==> build 3 <==
==> flow/design.v <==
module apb_master #(
    parameter DATA_WD = 8,
    parameter ADDR_WD = 8
) (
    input                         clk,
    input                         rst_n,
    input [DATA_WD + ADDR_WD : 0] cmd_in,
    input                         cmd_vld,
    input [DATA_WD - 1 : 0]       prdata,
    input                         pready,
    output                        cmd_rdy,
    output                        psel,
    output                        penable,
    output                        pwrite,
    output [ADDR_WD - 1 : 0]      paddr,
    output [DATA_WD - 1 : 0]      pwdata,
    output                        read_vld,
    output [DATA_WD - 1 : 0]      read_data
);
localparam [1:0] IDLE = 2'b00;
localparam [1:0] SETUP = 2'b01;
localparam [1:0] ACCESS = 2'b11;
reg [1:0] state,next_state;
reg r_psel,r_penable;
assign psel = r_psel;
assign penable = r_penable;
reg [DATA_WD + ADDR_WD : 0] r_cmd_in;
wire cmd_fire;
assign cmd_fire = cmd_vld && cmd_rdy;
assign cmd_rdy = state == IDLE;
always @(posedge clk or negedge rst_n) begin
    if(!rst_n) begin
        state <= IDLE;
    end
    else begin
        state <= next_state;
    end
end
always @(*) begin
    case(state)
        IDLE: begin
            if(cmd_fire) begin
                next_state = SETUP;
            end
            else begin
                next_state = IDLE;
            end
        end
        SETUP: begin
            next_state = ACCESS;
        end
        ACCESS: begin
            if(pready) begin
                next_state = IDLE;
            end
            else begin
                next_state = ACCESS;
            end
        end
        default: begin
            next_state = IDLE;
        end
    endcase
end
always @(*) begin
    r_psel = 'b0;
    r_penable = 'b0;
    case(state)
        IDLE: begin
        end
        SETUP: begin
            r_psel = 1'b1;
        end
        ACCESS: begin
            r_psel = 1'b1;
            r_penable = 1'b1;
        end
        default: begin
        end
    endcase
end
always @(posedge clk or negedge rst_n) begin
    if(!rst_n) begin
        r_cmd_in <= 'b0;
    end
    else if(cmd_fire) begin
        r_cmd_in <= cmd_in;
    end
end
assign paddr  = r_cmd_in[DATA_WD + ADDR_WD - 1 : DATA_WD];
assign pwdata = r_cmd_in[DATA_WD - 1 : 0];
assign pwrite = r_cmd_in[DATA_WD + ADDR_WD];
assign read_data = prdata;
assign read_vld = ~pwrite && pready;
endmodule
module apb_slave #(
    parameter DATA_WD = 8,
    parameter ADDR_WD = 8 
) (
    input                    clk,
    input                    rst_n,
    input                    psel,
    input                    penable,
    input                    pwrite,
    input  [ADDR_WD - 1 : 0] paddr,
    input  [DATA_WD - 1 : 0] pwdata,
    output [DATA_WD - 1 : 0] prdata,
    output                   pready
);
localparam ADDR_MAX = (1 << ADDR_WD);
reg [DATA_WD - 1 : 0] mem [ADDR_MAX - 1 : 0];
localparam [1:0] IDLE = 2'b00;
localparam [1:0] SETUP = 2'b01;
localparam [1:0] ACCESS = 2'b11; 
reg [1:0] state,next_state;
wire apb_fire;
assign apb_fire = psel && penable && pready;
always @(posedge clk or negedge rst_n) begin
    if(!rst_n) begin
        state <= IDLE;
    end
    else begin
        state <= next_state;
    end
end
always @(*) begin
    case(state) 
        IDLE: begin
            if(psel) begin
                next_state = SETUP;
            end
            else begin
                next_state = IDLE;
            end
        end
        SETUP: begin
            next_state = ACCESS;
        end
        ACCESS: begin
            if(!pready) begin
                next_state = ACCESS;
            end
            else if(psel) begin
                next_state = SETUP;
            end
            else begin
                next_state = IDLE;
            end
        end
        default: begin
            next_state = IDLE;
        end
    endcase
end
reg r_pready;
assign pready = r_pready;
always @(*) begin
    case(state)
        IDLE: begin
            r_pready = 1'b0;            
        end 
        SETUP: begin
            r_pready = 1'b0;            
        end
        ACCESS: begin
            if(psel && penable) begin
                r_pready = 1'b1;
            end
            else begin
                r_pready = 1'b0;
            end
        end
        default: begin
            r_pready = 1'b0;
        end
    endcase
end
always @(posedge clk) begin
    if(apb_fire && pwrite) begin
        mem[paddr] <= pwdata;
    end
end
assign prdata = mem[paddr];
endmodule
module apb_top #(
    parameter DATA_WD = 8,
    parameter ADDR_WD = 8 
) (
    input                         clk,
    input                         rst_n,
    input [DATA_WD + ADDR_WD : 0] cmd_in,
    input                         cmd_vld,
    output                        cmd_rdy,
    output                        read_vld,
    output [DATA_WD - 1 : 0]      read_data
);
    wire psel,penable,pwrite,pready;
    wire [DATA_WD - 1 : 0] pwdata;
    wire [ADDR_WD - 1 : 0] paddr;
    wire [DATA_WD - 1 : 0] prdata;
   apb_master  #(
              .DATA_WD(DATA_WD),
              .ADDR_WD(ADDR_WD)
            )u_apb_master(
              .clk(clk),
              .rst_n(rst_n),
              .cmd_in(cmd_in),
              .cmd_vld(cmd_vld),
              .prdata(prdata),
              .pready(pready),
              .cmd_rdy(cmd_rdy),
              .psel(psel),
              .penable(penable),
              .pwrite(pwrite),
              .paddr(paddr),
              .pwdata(pwdata),
              .read_vld(read_vld),
              .read_data(read_data)
            );
   apb_slave  #(
             .DATA_WD(DATA_WD),
             .ADDR_WD(ADDR_WD)
           )u_apb_slave(
             .clk(clk),
             .rst_n(rst_n),
             .psel(psel),
             .penable(penable),
             .pwrite(pwrite),
             .paddr(paddr),
             .pwdata(pwdata),
             .prdata(prdata),
             .pready(pready)
           );
endmodule
==> flow/run.sh <==
#!/bin/bash
# the make line also repeats each setting of config.mk as NAME=value (left out here)
make -C /OpenROAD-flow-scripts/flow DESIGN_CONFIG=/design/flow/config.mk WORK_HOME=/design/flow/orfs CLKGATE_MAP_FILE= finish
==> flow/config.mk <==
export PLATFORM = sky130hd
export DESIGN_NAME = apb_top
export DESIGN_NICKNAME = apb_top
export VERILOG_FILES = /design/flow/design.v
export SDC_FILE = /design/flow/constraint.sdc
export NUM_CORES = 4
export LEC_CHECK = 0
export CAP_MARGIN = 20
export CELL_PAD_IN_SITES_DETAIL_PLACEMENT = 1
export CORE_ASPECT_RATIO = 1.28
export CORE_MARGIN = 3
export CORE_UTILIZATION = 45
export CTS_CLUSTER_SIZE = 70
export GPL_ROUTABILITY_DRIVEN = 1
export GPL_TIMING_DRIVEN = 0
export MAX_ROUTING_LAYER = met5
export MIN_ROUTING_LAYER = met2
export PLACE_DENSITY = 0.6
export SETUP_SLACK_MARGIN = 0.62
export SLEW_MARGIN = 40
export TNS_END_PERCENT = 30
==> flow/constraint.sdc <==
create_clock -name core_clock -period 6.0 [get_ports {clk}]
set_input_delay 1.2000 -clock core_clock [delete_from_list [all_inputs] [get_ports {clk}]]
set_output_delay 1.2000 -clock core_clock [all_outputs]
set_load 0.01 [all_outputs]
==> inputs of build 46, as changes to build 3 <==
- ABC_AREA: unset -> 1
- CAP_MARGIN: 20 -> 10
- CELL_PAD_IN_SITES_DETAIL_PLACEMENT: 1 -> unset
- CORE_ASPECT_RATIO: 1.28 -> unset
- CORE_MARGIN: 3 -> 2
- CORE_UTILIZATION: 45 -> 72
- CTS_CLUSTER_DIAMETER: unset -> 352
- CTS_CLUSTER_SIZE: 70 -> unset
- GPL_ROUTABILITY_DRIVEN: 1 -> unset
- GPL_TIMING_DRIVEN: 0 -> unset
- MAX_ROUTING_LAYER: met5 -> unset
- MIN_ROUTING_LAYER: met2 -> unset
- PLACE_DENSITY: 0.6 -> unset
- SETUP_SLACK_MARGIN: 0.62 -> -0.16
- SLEW_MARGIN: 40 -> 20
- TNS_END_PERCENT: 30 -> unset
==> flow/constraint.sdc (replaced) <==
create_clock -name core_clock -period 3.36 [get_ports {clk}]
set_input_delay 0.6720 -clock core_clock [delete_from_list [all_inputs] [get_ports {clk}]]
set_output_delay 0.6720 -clock core_clock [all_outputs]
set_load 0.01 [all_outputs]
==> inputs of build 70, as changes to build 3 <==
- CELL_PAD_IN_SITES_DETAIL_PLACEMENT: 1 -> unset
- CORE_ASPECT_RATIO: 1.28 -> unset
- CORE_MARGIN: 3 -> 2
- CORE_UTILIZATION: 45 -> 72
- CTS_CLUSTER_SIZE: 70 -> unset
- GPL_ROUTABILITY_DRIVEN: 1 -> unset
- GPL_TIMING_DRIVEN: 0 -> unset
- MAX_ROUTING_LAYER: met5 -> unset
- MIN_ROUTING_LAYER: met2 -> unset
- PLACE_DENSITY: 0.6 -> 0.95
- SETUP_SLACK_MARGIN: 0.62 -> unset
- SLEW_MARGIN: 40 -> 20
- TNS_END_PERCENT: 30 -> unset
==> flow/constraint.sdc (replaced) <==
create_clock -name core_clock -period 3.73 [get_ports {clk}]
set_input_delay 0.7460 -clock core_clock [delete_from_list [all_inputs] [get_ports {clk}]]
set_output_delay 0.7460 -clock core_clock [all_outputs]
set_load 0.01 [all_outputs]
==> summary of the runs <==
Between build 3 and build 46, the lower utilization is in build 3 (gap 31 points). Between build 46 and build 3, the lower setup slack is in build 46 (gap 1.1 ns). Of build 46 and build 3, build 46 has the higher non-clock buffer count (gap 259). Against build 46, the critical path depth of build 3 is lower by 6. Design area: build 3 is smaller than build 46 (about 7%). Via count: build 3 is lower than build 46 (17%). In build 46 the first-iteration DRC count is lower than in build 3, by 29%. In build 46 the sequential power is higher than in build 3, by 79%. Sequential cell count is the same in build 46 and build 3. Count of clock-buffer cells in the layout: build 3 is lower than build 46 (35). Build 46 finished but failed the layout checks on setup timing. Build 3 finished with timing, DRC and antenna clean. Build 70 failed in global routing (5_1_grt) (ODB-0269).
==> figures <==
| metric | build 46 | build 70 | build 3 |
|---|---|---|---|
| Reg2reg setup slack | 0.11 ns | - | 1.33 ns |
| Total clock buffers created by CTS | 198 | 189 | 191 |
| Most frequent cell after synthesis | nand2_1 | edfxtp_1 | edfxtp_1 |
| Netlist area before placement | 0.0853 mm2 | 0.0790 mm2 | 0.0790 mm2 |
| Switching component of the power | 16.0 mW | - | 8.34 mW |
| Final design instance area without fill | 0.0992 mm2 | - | 0.0922 mm2 |
| Timing endpoint of the critical path | read_data[5] | - | read_data[7] |
| Sequential group share of total power | 48.8% | - | 49.8% |
| WL final | 238 mm | - | 244 mm |
| Quantity of gates resized following cts | 207 | 148 | 333 |
| Placed Instance Area | 0.0912 mm2 | 0.0840 mm2 | 0.0837 mm2 |
| Utilization after layout | 84.3% | - | 53.0% |
| Yosys top cell area share | 72.1% | 77.9% | 77.9% |
| Number of sequential storage elements | 2071 | - | 2071 |
| Area fraction in compound gates after synthesis | 1.20% | 3.64% | 3.64% |
| Non-clock buffering overhead in the final layout | 6.88% | - | 3.90% |
| Status | failed layout checks | aborted with a tool error | no timing/DRC/antenna violations |
| Last stage reached | - | global routing (5_1_grt) | - |
| Reasons for failing layout checks | setup timing | - | - |
| # hold bufs at CTS | 1 | 0 | 0 |
| Reg2Reg Capture Point | u_apb_slave.mem[247][4] | - | u_apb_slave.mem[194][4] |
| Remaining DRCs | 0 | - | 0 |
| Gate count after technology mapping | 8061 | 3574 | 3574 |
| Area of the multi-input gates | 0.0221 mm2 | - | 0.0174 mm2 |
Power and IR drop assume default switching activity.
